## v9
## mainModule
module mainModule(
		input clk, input reset,
		output [31:0] imem_addr, input [31:0] imem_data,
		output wb_alu_we, output [2:0] wb_alu_rd, output [31:0] wb_alu_data,
		output wb_mem_we, output [2:0] wb_mem_rd, output [7:0] wb_mem_data,
		output [3:0] flags
	);
For scale: roughly 4400 cells after synthesis, about 620 flip-flops, about 120 I/O pins, roughly 34000 sq um of cells after synthesis.
Settings: LEC_CHECK=0, CAP_MARGIN=20, CORE_MARGIN=2, CORE_UTILIZATION=72, CTS_CLUSTER_DIAMETER=373, CTS_CLUSTER_SIZE=14, PLACE_DENSITY_LB_ADDON=0.08, SETUP_SLACK_MARGIN=1.61, SLEW_MARGIN=20, TNS_END_PERCENT=5; clock period 5.61 ns.
run.sh (not shown) runs the stock make flow with config.mk's settings and CLKGATE_MAP_FILE=.
No crash in v9: every stage finished, but the layout fails its final checks due to negative setup slack.
### v9 -> v24
--- a/flow/config.mk
+++ b/flow/config.mk
@@ -10,5 +10 @@
-export CORE_UTILIZATION = 72
-export CTS_CLUSTER_DIAMETER = 373
-export CTS_CLUSTER_SIZE = 14
-export PLACE_DENSITY_LB_ADDON = 0.08
-export SETUP_SLACK_MARGIN = 1.61
+export CORE_UTILIZATION = 59
@@ -16 +11,0 @@
-export TNS_END_PERCENT = 5
==> flow/constraint.sdc <==
create_clock -name core_clock -period 4.58 [get_ports {clk}]
set_input_delay 0.9160 -clock core_clock [delete_from_list [all_inputs] [get_ports {clk}]]
set_output_delay 0.9160 -clock core_clock [all_outputs]
set_load 0.01 [all_outputs]
--- outcome ---
- Of v24 and v9, v24 shows the higher non-clock buffer count, with v9 below it.
- Post-CTS setup repair buffer count (higher): v24
- Between v9 and v24, static power due to leakage increased.
- Delta (v24 minus v9): chip area has increased, wire length of the first global-routing pass has increased.
- Between v24 and v9, the detailed-route vias per instance is higher for v9.
- Run comparison: v9 launch point of the critical path theIDStage.p2.reg_alu_rn.d0.q; v24 launch point of the critical path theIDStage.p2.reg_alu_rn.d2.q
- v24 had finished all stages when the layout checks came back failing, citing negative setup slack.
- Going from v9 to v24, the area growth from synthesis to final layout was found to have gone up by 9.6 points.
[inputs] v43 vs v24
--- a/flow/config.mk
+++ b/flow/config.mk
@@ -8,0 +9 @@
+export CELL_PAD_IN_SITES_GLOBAL_PLACEMENT = 0
@@ -10 +11,7 @@
-export CORE_UTILIZATION = 59
+export CORE_UTILIZATION = 72
+export CTS_CLUSTER_DIAMETER = 215
+export HOLD_SLACK_MARGIN = -0.09
+export MAX_ROUTING_LAYER = met4
+export MIN_ROUTING_LAYER = met1
+export PLACE_DENSITY = 0.64
+export SETUP_SLACK_MARGIN = -0.36
[summary]
Of v24 and v43, not a single run came through the flow clean.
To summarise v43: no stage aborted, but the layout did not pass its checks, failing on negative setup slack.
Completing all stages was not enough for v24: its layout failed the final checks because of negative setup slack.
Total power: v43 vs v24 down 2.3%
In the tables for v24 and v43, timing-limited maximum frequency reads lower with v43.
Per the comparison of v43 with v24, leakage power total went down; met3 track demand over resource in global routing picked up an extra 12 points.
For the combinational power share, v43 came in 1.9 points higher than v24 did.
The inputs of v54 differ from those of v43 as listed below.
--- a/flow/config.mk
+++ b/flow/config.mk
@@ -9,0 +10 @@
+export CORE_ASPECT_RATIO = 0.91
@@ -11,4 +12,2 @@
-export CORE_UTILIZATION = 72
-export CTS_CLUSTER_DIAMETER = 215
-export HOLD_SLACK_MARGIN = -0.09
-export MAX_ROUTING_LAYER = met4
+export CORE_UTILIZATION = 58
+export CTS_CLUSTER_DIAMETER = 33
@@ -17 +15,0 @@
-export SETUP_SLACK_MARGIN = -0.36
@@ -18,0 +17 @@
+export TNS_END_PERCENT = 15
==> flow/constraint.sdc <==
create_clock -name core_clock -period 2.66 [get_ports {clk}]
set_input_delay 0.5320 -clock core_clock [delete_from_list [all_inputs] [get_ports {clk}]]
set_output_delay 0.5320 -clock core_clock [all_outputs]
set_load 0.01 [all_outputs]
Notes after the runs:
No crash in v43: every stage finished, but the layout fails its final checks due to negative setup slack. The flow completed for v54, but it is not clean: the layout still shows negative setup slack. Sort v54 and v43 by overall routing resource usage, ascending, and v54 comes first. v54: part of the cycle the worst path needs is 100 points higher than what v43 reported. Library cell contributing the largest single delay on the critical path: or4_4 -> v54, or4_1 -> v43. v54: number of antenna violations at the first check in global routing is 8 lower than what v43 reported. Diff v54 and v43: fmax higher in v43. Reported for v54 and v43, number of nets still failing antenna checks after routing turned out identical to the last digit. v54 vs v43, critical path depth in cells went up by about 30%. Logic gate share of total power down 2.9 points in v54 wrt v43.
The following lists how v57 was set up differently from v54:
--- a/flow/config.mk
+++ b/flow/config.mk
@@ -10 +9,0 @@
-export CORE_ASPECT_RATIO = 0.91
@@ -12,2 +11,2 @@
-export CORE_UTILIZATION = 58
-export CTS_CLUSTER_DIAMETER = 33
+export CORE_UTILIZATION = 67
+export CTS_CLUSTER_DIAMETER = 245
@@ -17 +15,0 @@
-export TNS_END_PERCENT = 15
==> flow/constraint.sdc <==
create_clock -name core_clock -period 6.96 [get_ports {clk}]
set_input_delay 1.3920 -clock core_clock [delete_from_list [all_inputs] [get_ports {clk}]]
set_output_delay 1.3920 -clock core_clock [all_outputs]
set_load 0.01 [all_outputs]
v57 reached the final stage; the timing, DRC and antenna checks on its layout passed. Of the two values seen for library cell contributing the largest single delay on the critical path, or4_1 was produced by v57 and or4_4 by v54. Start point of the critical path = theMEMStage.p4.reg_mem_rd.d2.q: v57; start point of the critical path = theMEMStage.p4.reg_alu_rd.d1.q: v54. Comparing v54 and v57, number of nets in the finished design is lower on v57. From v54 to v57 the numbers moved as follows: global-route usage increased 1.3 points; routed wire length decreased 13%; largest net degree at the start of global routing decreased 36. The higher portion of total power attributed to the clock network of v54 and v57 is in v54. v57 against v54: final worst slack picked up an extra 3.87 ns, number of antenna violations at the first check in global routing picked up an extra 2. v57 against v54; depth of the most critical reg-to-reg path is down by more than 10%.
No activity file was given, so power comes from the tool's default toggle rates.
